==> v5 <==
==> flow/design.v (excerpt) <==
module top#(parameter m = 7)(
    input clk,
    input signed [m-1:0]noise_in,
    output reg signed [2*m-1:0]filter_out
);
    localparam signed [m-1:0] tap0 = 5;
    localparam signed [m-1:0] tap1 = 8;
    localparam signed [m-1:0] tap2 = 11;
    localparam signed [m-1:0] tap3 = 15;
    localparam signed [m-1:0] tap4 = 17;
    localparam signed [m-1:0] tap5 = 18;
    localparam signed [m-1:0] tap6 = 17;
    localparam signed [m-1:0] tap7 = 15;
    localparam signed [m-1:0] tap8 = 11;
    localparam signed [m-1:0] tap9 = 8;
    localparam signed [m-1:0] tap10 = 5;
    reg signed [m-1:0] register_0;
    reg signed [m-1:0] register_1;
    reg signed [m-1:0] register_2;
    reg signed [m-1:0] register_3;
    reg signed [m-1:0] register_4;
    reg signed [m-1:0] register_5;
    reg signed [m-1:0] register_6;
    reg signed [m-1:0] register_7;
    reg signed [m-1:0] register_8;
    reg signed [m-1:0] register_9;
    always@(posedge clk) begin
        register_0 <= noise_in;
        register_1 <= register_0;
        register_2 <= register_1;
        register_3 <= register_2;
        register_4 <= register_3;
        register_5 <= register_4;
        register_6 <= register_5;
        register_7 <= register_6;
        register_8 <= register_7;
        register_9 <= register_8;  
        filter_out <=  noise_in * tap0 +
                            register_0 * tap1 +
                            register_1 * tap2 +
                            register_2 * tap3 +
                            register_3 * tap4 +
                            register_4 * tap5 +
                            register_5 * tap6 +
                            register_6 * tap7 +
                            register_7 * tap8 +
                            register_8 * tap9 +
                            register_9 * tap10;
    end
endmodule
Settings: LEC_CHECK=0, ABC_AREA=1, CAP_MARGIN=5, CORE_MARGIN=2, CORE_UTILIZATION=72, CTS_CLUSTER_DIAMETER=140, CTS_CLUSTER_SIZE=22, HOLD_SLACK_MARGIN=0.29, SETUP_SLACK_MARGIN=-0.3, SLEW_MARGIN=20; clock period 4.87 ns.
run.sh (not shown) runs the stock make flow with config.mk's settings and CLKGATE_MAP_FILE=.
==> inputs of v18, as changes to v5 <==
Settings changed: ABC_AREA 1 to default, CTS_CLUSTER_DIAMETER 140 to default, CTS_CLUSTER_SIZE 22 to default, HOLD_SLACK_MARGIN 0.29 to default, SETUP_SLACK_MARGIN -0.3 to default.
==> flow/constraint.sdc (replaced) <==
create_clock -name core_clock -period 6.35 [get_ports {clk}]
set_input_delay 1.2700 -clock core_clock [delete_from_list [all_inputs] [get_ports {clk}]]
set_output_delay 1.2700 -clock core_clock [all_outputs]
set_load 0.01 [all_outputs]
==> results <==
Non-clock buffer count: v5 is higher than v18 (56).
Between v18 and v5, the lower core utilization is in v18 (gap 3.7 points).
Against v5, the die size of v18 is smaller by about 1.8%.
v18 completed and failed the layout checks on setup timing. v5 finished but failed the layout checks on setup timing.
Between v18 and v5, the lower via count is in v18 (gap about 11%, measured against v5).
==> figures <==
                                                              v18               v5
Outcome                                           failed layout checks  failed layout checks
Violated checks                                      setup timing     setup timing
Die span in y                                              117 um           118 um
Simple share                                                1.38%            4.47%
Detail-routed via count per cell                             5.01             5.03
Summed negative setup slack over all endpoints           -2.79 ns        -15.47 ns
Max-slew headroom                                           64.1%            74.2%
FP Core Util                                                73.6%            74.1%
End point of the critical path                     filter_out[12]    filter_out[7]
Wire length of the first global-routing pass              31.2 mm          34.9 mm
Placer's final routability congestion estimate              0.889            0.842
Net count of the finished layout                             1267             1395
Count of non-filler cells in the finished layout             1087             1215

========
==> inputs of run X <==
==> flow/design.v <==
module top#(parameter m = 7)(
    input clk,
    input signed [m-1:0]noise_in,
    output reg signed [2*m-1:0]filter_out
);
    localparam signed [m-1:0] tap0 = 5;
    localparam signed [m-1:0] tap1 = 8;
    localparam signed [m-1:0] tap2 = 11;
    localparam signed [m-1:0] tap3 = 15;
    localparam signed [m-1:0] tap4 = 17;
    localparam signed [m-1:0] tap5 = 18;
    localparam signed [m-1:0] tap6 = 17;
    localparam signed [m-1:0] tap7 = 15;
    localparam signed [m-1:0] tap8 = 11;
    localparam signed [m-1:0] tap9 = 8;
    localparam signed [m-1:0] tap10 = 5;
    reg signed [m-1:0] register_0;
    reg signed [m-1:0] register_1;
    reg signed [m-1:0] register_2;
    reg signed [m-1:0] register_3;
    reg signed [m-1:0] register_4;
    reg signed [m-1:0] register_5;
    reg signed [m-1:0] register_6;
    reg signed [m-1:0] register_7;
    reg signed [m-1:0] register_8;
    reg signed [m-1:0] register_9;
    always@(posedge clk) begin
        register_0 <= noise_in;
        register_1 <= register_0;
        register_2 <= register_1;
        register_3 <= register_2;
        register_4 <= register_3;
        register_5 <= register_4;
        register_6 <= register_5;
        register_7 <= register_6;
        register_8 <= register_7;
        register_9 <= register_8;  
        filter_out <=  noise_in * tap0 +
                            register_0 * tap1 +
                            register_1 * tap2 +
                            register_2 * tap3 +
                            register_3 * tap4 +
                            register_4 * tap5 +
                            register_5 * tap6 +
                            register_6 * tap7 +
                            register_7 * tap8 +
                            register_8 * tap9 +
                            register_9 * tap10;
    end
endmodule
==> flow/run.sh <==
#!/bin/bash
# the make line also repeats each setting of config.mk as NAME=value (left out here)
make -C /OpenROAD-flow-scripts/flow DESIGN_CONFIG=/design/flow/config.mk WORK_HOME=/design/flow/orfs CLKGATE_MAP_FILE= finish
==> flow/config.mk <==
export PLATFORM = sky130hd
export DESIGN_NAME = top
export DESIGN_NICKNAME = top
export VERILOG_FILES = /design/flow/design.v
export SDC_FILE = /design/flow/constraint.sdc
export NUM_CORES = 4
export LEC_CHECK = 0
export CAP_MARGIN = 20
export CORE_ASPECT_RATIO = 0.5
export CORE_MARGIN = 2
export CORE_UTILIZATION = 72
export CTS_CLUSTER_DIAMETER = 54
export CTS_CLUSTER_SIZE = 20
export PLACE_DENSITY = 0.66
export SLEW_MARGIN = 35
export TNS_END_PERCENT = 15
==> flow/constraint.sdc <==
create_clock -name core_clock -period 10.0 [get_ports {clk}]
set_input_delay 2.0000 -clock core_clock [delete_from_list [all_inputs] [get_ports {clk}]]
set_output_delay 2.0000 -clock core_clock [all_outputs]
set_load 0.01 [all_outputs]
==> inputs of run K, as changes to run X <==
CORE_ASPECT_RATIO = not set   (was 0.5)
CORE_UTILIZATION = 26   (was 72)
CTS_CLUSTER_DIAMETER = 318   (was 54)
CTS_CLUSTER_SIZE = 93   (was 20)
TNS_END_PERCENT = 20   (was 15)
==> results <==
Wire length: run X is lower than run K (1.4%).
In run X the critical path depth is higher than in run K, by 1.
Synthesized cell count is the same in run K and run X.
Of run K and run X, run K has the higher maximum frequency (gap about 1.5%, measured against run X).
Of run X and run K, run K has the higher cell count (gap 22%, measured against run K).
In non-clock buffer count, run K and run X do not differ.
Of run K and run X, run X has the higher first-iteration DRC count (gap about 25%, measured against run X).
In synthesized area, run K and run X do not differ.
In run K the count of clock-buffer cells in the layout is higher than in run X, by 1.

========
==> inputs of 09-26 <==
// top: RTL as listed in full above, without the edits since
Settings: LEC_CHECK=0, ABC_AREA=1, CAP_MARGIN=5, CORE_ASPECT_RATIO=0.9, CORE_MARGIN=2, CORE_UTILIZATION=72, CTS_CLUSTER_DIAMETER=223, CTS_CLUSTER_SIZE=100, SETUP_SLACK_MARGIN=0.67, SLEW_MARGIN=20, TNS_END_PERCENT=80; clock period 5.86 ns.
==> 12-09: changes against 09-26 <==
CAP_MARGIN = 20   (was 5)
CORE_ASPECT_RATIO = default   (was 0.9)
CTS_CLUSTER_DIAMETER = 352   (was 223)
CTS_CLUSTER_SIZE = 16   (was 100)
HOLD_SLACK_MARGIN = 0.3   (was default)
PLACE_DENSITY = 0.78   (was default)
SETUP_SLACK_MARGIN = 0.04   (was 0.67)
TNS_END_PERCENT = default   (was 80)
==> flow/constraint.sdc (replaced) <==
create_clock -name core_clock -period 3.29 [get_ports {clk}]
set_input_delay 0.6580 -clock core_clock [delete_from_list [all_inputs] [get_ports {clk}]]
set_output_delay 0.6580 -clock core_clock [all_outputs]
set_load 0.01 [all_outputs]
==> results <==
- 12-09 finished but fails on negative setup slack. 09-26 completed and failed the layout checks on negative setup slack.
- Between 09-26 and 12-09, the lower first-iteration DRC count is in 09-26 (gap 17%, measured against 12-09).
- Sequential cell count is the same in 12-09 and 09-26.
- Via count: 12-09 is larger than 09-26 (5.5%).
- Register-to-register slack: 09-26 is higher than 12-09 (2.5 ns).
- Of 12-09 and 09-26, 09-26 has the higher critical path depth (gap 4).
- Clock skew: 09-26 is lower than 12-09 (0.0020 ns).

========
==> run a: inputs <==
Starts from the design.v that is shown in full above.
==> flow/config.mk <==
export PLATFORM = sky130hd
export DESIGN_NAME = top
export DESIGN_NICKNAME = top
export VERILOG_FILES = /design/flow/design.v
export SDC_FILE = /design/flow/constraint.sdc
export NUM_CORES = 4
export LEC_CHECK = 0
export ABC_AREA = 0
export CAP_MARGIN = 20
export CELL_PAD_IN_SITES_DETAIL_PLACEMENT = 1
export CORE_ASPECT_RATIO = 0.56
export CORE_MARGIN = 7
export CORE_UTILIZATION = 46
export CTS_CLUSTER_SIZE = 91
export MAX_ROUTING_LAYER = met5
export MIN_ROUTING_LAYER = met1
export SLEW_MARGIN = 20
==> flow/constraint.sdc <==
create_clock -name core_clock -period 8.79 [get_ports {clk}]
set_input_delay 1.7580 -clock core_clock [delete_from_list [all_inputs] [get_ports {clk}]]
set_output_delay 1.7580 -clock core_clock [all_outputs]
set_load 0.01 [all_outputs]
==> inputs of run b, as changes to run a <==
ABC_AREA = unset   (was 0)
CELL_PAD_IN_SITES_DETAIL_PLACEMENT = unset   (was 1)
CORE_ASPECT_RATIO = unset   (was 0.56)
CORE_MARGIN = 2   (was 7)
CORE_UTILIZATION = 72   (was 46)
CTS_CLUSTER_DIAMETER = 98   (was unset)
CTS_CLUSTER_SIZE = unset   (was 91)
MAX_ROUTING_LAYER = unset   (was met5)
MIN_ROUTING_LAYER = unset   (was met1)
==> flow/constraint.sdc (replaced) <==
create_clock -name core_clock -period 5.93 [get_ports {clk}]
set_input_delay 1.1860 -clock core_clock [delete_from_list [all_inputs] [get_ports {clk}]]
set_output_delay 1.1860 -clock core_clock [all_outputs]
set_load 0.01 [all_outputs]
==> inputs of run c, as changes to run a <==
ABC_AREA = 1   (was 0)
CAP_MARGIN = 40   (was 20)
CELL_PAD_IN_SITES_DETAIL_PLACEMENT = unset   (was 1)
CORE_ASPECT_RATIO = unset   (was 0.56)
CORE_MARGIN = 2   (was 7)
CORE_UTILIZATION = 72   (was 46)
CTS_CLUSTER_DIAMETER = 280   (was unset)
CTS_CLUSTER_SIZE = 16   (was 91)
MAX_ROUTING_LAYER = unset   (was met5)
MIN_ROUTING_LAYER = unset   (was met1)
SETUP_SLACK_MARGIN = -0.3   (was unset)
==> flow/constraint.sdc (replaced) <==
create_clock -name core_clock -period 4.87 [get_ports {clk}]
set_input_delay 0.9740 -clock core_clock [delete_from_list [all_inputs] [get_ports {clk}]]
set_output_delay 0.9740 -clock core_clock [all_outputs]
set_load 0.01 [all_outputs]
==> comparison table <==
quantity                                                                                                 run c                  run a                   run b
Largest net degree at the start of global routing                                                           15                     17                      15
Area fraction of the dominant cell type after synthesis                                                  0.395                  0.402                   0.402
Number of detailed-route iterations in the first pass                                                        5                      4                       5
Met3 routing resource usage after global routing                                                        0.0637                 0.0611                  0.0404
Outcome                                                                                        failed layout checks  no timing/DRC/antenna violations         failed layout checks
Layout check failures                                                                             setup timing                      -            setup timing
Number of global-route vias before repair                                                                 7220                   6414                    6818
Horizontal extent of the die                                                                            118 um                 204 um                  117 um
Routed wirelength normalized by instance count                                                         17.6 um                19.0 um                 18.0 um
Area fraction of clock buffers and clock inverters                                                      0.0287                 0.0306                  0.0291
Crit Reg-Reg Startpoint                                                                  register_2[2]$_DFF_P_  register_2[6]$_DFF_P_   register_2[2]$_DFF_P_
Routed met1 length                                                                                     8080 um               11200 um                 7810 um
Placeable core area                                                                                12700 sq um            19500 sq um             12600 sq um
Number of tap instances                                                                                    172                    260                     172
Met1 track utilization from global routing                                                               0.370                  0.298                   0.380
Depth of the worst register-to-register path                                                                20                     20                      22
Clock transition at the register clock pins on the worst setup and hold paths after CTS                0.07 ns                0.06 ns                 0.07 ns
Drt first-iter violations                                                                                  290                    154                     280
Area of the mapped netlist                                                                          9430 sq um             9250 sq um              9250 sq um
Most common cell on crit path                                                            sky130_fd_sc_hd__fa_1  sky130_fd_sc_hd__fa_1  sky130_fd_sc_hd__inv_2
Number of cells upsized or downsized after cts                                                              50                      0                      45
